## ResonantLowPassFilter
module ResonantLowPassFilter(
    input clk,
    input signed [15:0] audio_in,
    input signed [15:0] cutoff,
    input signed [15:0] resonance,
    input signed [15:0] gain,
    input reset_n,
    output reg signed [15:0] filtered_audio
);
make LEC_CHECK=0 ABC_AREA=1 CAP_MARGIN=20 CORE_MARGIN=2 CORE_UTILIZATION=72 CTS_CLUSTER_DIAMETER=225 PLACE_DENSITY_LB_ADDON=0.07 SLEW_MARGIN=20 finish   # period 5.75 ns
run.sh (not shown) runs the stock make flow with config.mk's settings and CLKGATE_MAP_FILE=.
The starting point finished with negative setup slack left.
Rerun with:
--- a/flow/config.mk
+++ b/flow/config.mk
@@ -7,8 +7,5 @@
 export LEC_CHECK = 0
-export ABC_AREA = 1
 export CAP_MARGIN = 20
 export CORE_MARGIN = 2
-export CORE_UTILIZATION = 72
-export CTS_CLUSTER_DIAMETER = 225
-export PLACE_DENSITY_LB_ADDON = 0.07
+export CORE_UTILIZATION = 39
 export SLEW_MARGIN = 20
==> flow/constraint.sdc (replaced) <==
create_clock -name core_clock -period 11.0 [get_ports {clk}]
set_input_delay 2.2000 -clock core_clock [delete_from_list [all_inputs] [get_ports {clk}]]
set_output_delay 2.2000 -clock core_clock [all_outputs]
set_load 0.01 [all_outputs]
Now the flow finished with timing, DRC and antenna clean.
Via count came out lower by 33%.
Synthesized cell count went down by 27%.
Global-route usage went down by 23 points.
Non-clock buffer count fell by 271.
Die area climbs by 66%.
Worst hold slack gets worse by 0.0039 ns.
Flip-flop count is unchanged.
Count of clock-buffer cells in the layout is unchanged.
Fmax goes down by 22%.

========
ResonantLowPassFilter again, from the RTL that the note above started with.
export LEC_CHECK = 0
export CAP_MARGIN = 20
export CELL_PAD_IN_SITES_DETAIL_PLACEMENT = 2
export CELL_PAD_IN_SITES_GLOBAL_PLACEMENT = 2
export CORE_ASPECT_RATIO = 0.63
export CORE_MARGIN = 10
export CORE_UTILIZATION = 18
export CTS_CLUSTER_DIAMETER = 93
export CTS_CLUSTER_SIZE = 78
export GPL_ROUTABILITY_DRIVEN = 1
export GPL_TIMING_DRIVEN = 1
export HOLD_SLACK_MARGIN = 0.26
export MAX_ROUTING_LAYER = met4
export MIN_ROUTING_LAYER = met1
export PLACE_DENSITY_LB_ADDON = 0.1
export SETUP_SLACK_MARGIN = 1.22
export SLEW_MARGIN = 20
create_clock -name core_clock -period 9.33 [get_ports {clk}]
Rerun with:
Settings changed: CELL_PAD_IN_SITES_DETAIL_PLACEMENT 2 to default, CELL_PAD_IN_SITES_GLOBAL_PLACEMENT 2 to default, CORE_ASPECT_RATIO 0.63 to default, CORE_MARGIN 10 to 2, CORE_UTILIZATION 18 to 72, CTS_CLUSTER_DIAMETER 93 to default, CTS_CLUSTER_SIZE 78 to default, GPL_ROUTABILITY_DRIVEN 1 to default, GPL_TIMING_DRIVEN 1 to default, HOLD_SLACK_MARGIN 0.26 to default, MIN_ROUTING_LAYER met1 to default, PLACE_DENSITY_LB_ADDON 0.1 to 0.07, SETUP_SLACK_MARGIN 1.22 to default.
Clock period 9.33 ns to 6.47 ns, I/O delays scaled along.
Outcome: Final area came out lower by a few percent; routed wire length came out lower by a quarter to a third; core utilization came out higher by 60 points; worst hold slack barely changes; register-to-register slack is worse by 1.6 ns; via count came out higher by a few percent; cell count came out lower by a quarter to a third; clock skew came out lower by 0.010 ns; global-route usage came out higher by 24 points.
Rerun with:
Settings changed: CORE_ASPECT_RATIO from default to 0.71, MAX_ROUTING_LAYER met4 to default, PLACE_DENSITY_LB_ADDON 0.07 to default.
Clock period 6.47 ns to 5.98 ns, I/O delays scaled along.
Outcome: With this change the flow completed and failed the layout checks on negative setup slack. Maximum frequency is lower by 2.4%. Non-clock buffer count is higher by 209. Final area is higher by 8.8%. Hold slack gains 0.089 ns. Register-to-register slack loses 0.64 ns. Die size is about the same.

========
Starting RTL as in the previous note.
clock: 5.82 ns
lec_check: 0
abc_area: 1
cap_margin: 20
core_margin: 2
core_utilization: 72
cts_cluster_size: 10
setup_slack_margin: 0.62
slew_margin: 20
tns_end_percent: 15
The starting point produced a layout that fails on negative setup slack.
Rerun with:
Settings changed: ABC_AREA 1 to not set, CTS_CLUSTER_SIZE 10 to 35, SETUP_SLACK_MARGIN 0.62 to not set, TNS_END_PERCENT 15 to not set.
Clock period 5.82 ns to 4.95 ns, I/O delays scaled along.
Result: The new run finished but failed the layout checks on negative setup slack. Cell count falls by 20%. Core utilization rose by 3.7 points. Sequential share of layout area came out higher by 0.54 points. Critical path depth drops by 2. Cell area goes down by 4.9%. Worst setup slack loses 1.3 ns. Area after synthesis drops by 9.5%.
Rerun with:
Settings changed: CORE_UTILIZATION 72 to 40, CTS_CLUSTER_SIZE 35 to not set.
Clock period 4.95 ns to 6.75 ns, I/O delays scaled along.
With this change the flow completed with no timing, DRC or antenna violations.
Clock-buffer cell count is unchanged.
Synthesized area stays the same.
Global-route usage falls by 18 points.
Sequential share of layout area rises by 0.67 points.
Design area fell by about 7%.
Core utilization falls by 42 points.
Register-to-register slack gets better by 1.6 ns.
Rerun with:
Settings changed: ABC_AREA set to 1, CORE_UTILIZATION 40 to 72, SETUP_SLACK_MARGIN set to 0.62.
Clock period 6.75 ns to 5.82 ns, I/O delays scaled along.
What happened: The changed run completed, yet does not pass: negative setup slack. Cell count is higher by 21%. Worst hold slack degrades by 0.019 ns. Die area is lower by 38%. Global-route usage came out higher by 20 points. Setup slack loses 0.32 ns. Sequential cell count stays the same. Final area grows by 15%. First-iteration DRC count came out higher by 140%. Synthesized cell count rises by 37%.

========
The RTL this note starts from:
==> flow/design.v <==
module ResonantLowPassFilter(
    input clk,
    input signed [15:0] audio_in,
    input signed [15:0] cutoff,
    input signed [15:0] resonance,
    input signed [15:0] gain,
    input reset_n,
    output reg signed [15:0] filtered_audio
);
    parameter [15:0] MAX_POS_VALUE = 16'h7FFF;
    parameter [15:0] MIN_NEG_VALUE = -16'h8000;
    reg signed [15:0] state;
    reg signed [15:0] feedback;
    reg signed [15:0] output_reg;
    reg signed [15:0] alpha;
    reg signed [15:0] beta;
    reg signed [15:0] gamma;
    wire signed [31:0] fb_prod  = $signed(state) * $signed(beta);
    wire signed [31:0] out_prod = $signed(state) * $signed(alpha);
    wire signed [16:0] fb_full  = fb_prod >>> 15;
    wire signed [16:0] out_full = out_prod >>> 15;
    wire signed [16:0] st_full  = $signed(audio_in) - $signed(feedback);
    wire signed [16:0] fa_full  = $signed(output_reg) + ($signed(gamma) >>> 1);
    function signed [15:0] sat17;
        input signed [16:0] v;
        begin
            if (v > $signed({MAX_POS_VALUE[15], MAX_POS_VALUE}))
                sat17 = $signed(MAX_POS_VALUE);
            else if (v < $signed({MIN_NEG_VALUE[15], MIN_NEG_VALUE}))
                sat17 = $signed(MIN_NEG_VALUE);
            else
                sat17 = v[15:0];
        end
    endfunction
    always @(posedge clk or negedge reset_n) begin
        if (!reset_n) begin
            state <= $signed(16'h0000);
            feedback <= $signed(16'h0000);
            output_reg <= $signed(16'h0000);
            alpha <= $signed(16'h0000);
            beta <= $signed(16'h0000);
            gamma <= $signed(16'h0000);
            filtered_audio <= $signed(16'h0000);
        end else begin
            alpha <= $signed(cutoff);
            beta <= $signed(resonance);
            gamma <= $signed(gain);
            feedback <= sat17(fb_full);
            state <= sat17(st_full);
            output_reg <= sat17(out_full);
            filtered_audio <= sat17(fa_full);  
        end
    end
endmodule
export LEC_CHECK = 0
export CAP_MARGIN = 20
export CORE_MARGIN = 2
export CORE_UTILIZATION = 72
export MAX_ROUTING_LAYER = met4
export PLACE_DENSITY_LB_ADDON = 0.07
export SETUP_SLACK_MARGIN = 1.58
export SLEW_MARGIN = 20
create_clock -name core_clock -period 5.3 [get_ports {clk}]
The starting point finished but fails on setup timing.
Then changed:
MAX_ROUTING_LAYER = default   (was met4)
PLACE_DENSITY = 0.95   (was default)
PLACE_DENSITY_LB_ADDON = default   (was 0.07)
SETUP_SLACK_MARGIN = default   (was 1.58)
clock period = 5.72 ns   (was 5.3 ns; I/O delays follow)
What happened: The new run reached the layout checks and failed them: setup timing. Wire length goes up by 58%. Area after synthesis does not change. Die size does not change. Global-route usage goes up by 9.4 points. Setup slack loses 0.82 ns. Sequential share of layout area barely changes. Hold slack loses 0.0050 ns. Core utilization goes up by 0.90 points. Synthesized cell count is unchanged.
Then changed:
CAP_MARGIN = 10   (was 20)
CTS_CLUSTER_DIAMETER = 378   (was default)
PLACE_DENSITY = default   (was 0.95)
The changed run completed, yet does not pass: setup timing.
Global-route usage is lower by 13 points.
Synthesized area is unchanged.
Setup slack gets better by 1.1 ns.
Cell area is lower by 1.7%.
Via count drops by 21%.
Count of clock-buffer cells in the layout stays the same.
Die size stays the same.
Then changed:
CAP_MARGIN = 20   (was 10)
CORE_UTILIZATION = 64   (was 72)
CTS_CLUSTER_DIAMETER = default   (was 378)
clock period = 6.75 ns   (was 5.72 ns; I/O delays follow)
With this change the flow passed the timing, DRC and antenna checks.
Routed wire length shrinks by 5.0%.
Sequential cell count is unchanged.
Fmax shrinks by 2.6%.
Core utilization shrinks by 15 points.
Final cell count shrinks by 4.7%.
Then changed:
CORE_UTILIZATION = 52   (was 64)
CTS_CLUSTER_SIZE = 99   (was default)
clock period = 5.14 ns   (was 6.75 ns; I/O delays follow)
=> The new run produced a layout that fails on setup timing. Synthesized area is unchanged. Setup slack is worse by 1.4 ns. Core utilization falls by 7.2 points. Count of clock-buffer cells in the layout rises by 1. Die area rises by 23%. Wire length rises by 5.9%.
Then changed:
CORE_UTILIZATION = 40   (was 52)
CTS_CLUSTER_SIZE = default   (was 99)
clock period = 7.0 ns   (was 5.14 ns; I/O delays follow)
- The new run finished with timing, DRC and antenna clean
- clock-buffer cell count drops by 2
- final area drops by 8.3%
- core utilization drops by 19 points
- setup slack is better by 1.5 ns
- hold slack is better by 0.23 ns
- flip-flop count stays the same
- area after synthesis stays the same
- critical path depth does not change
- non-clock buffer count drops by 218
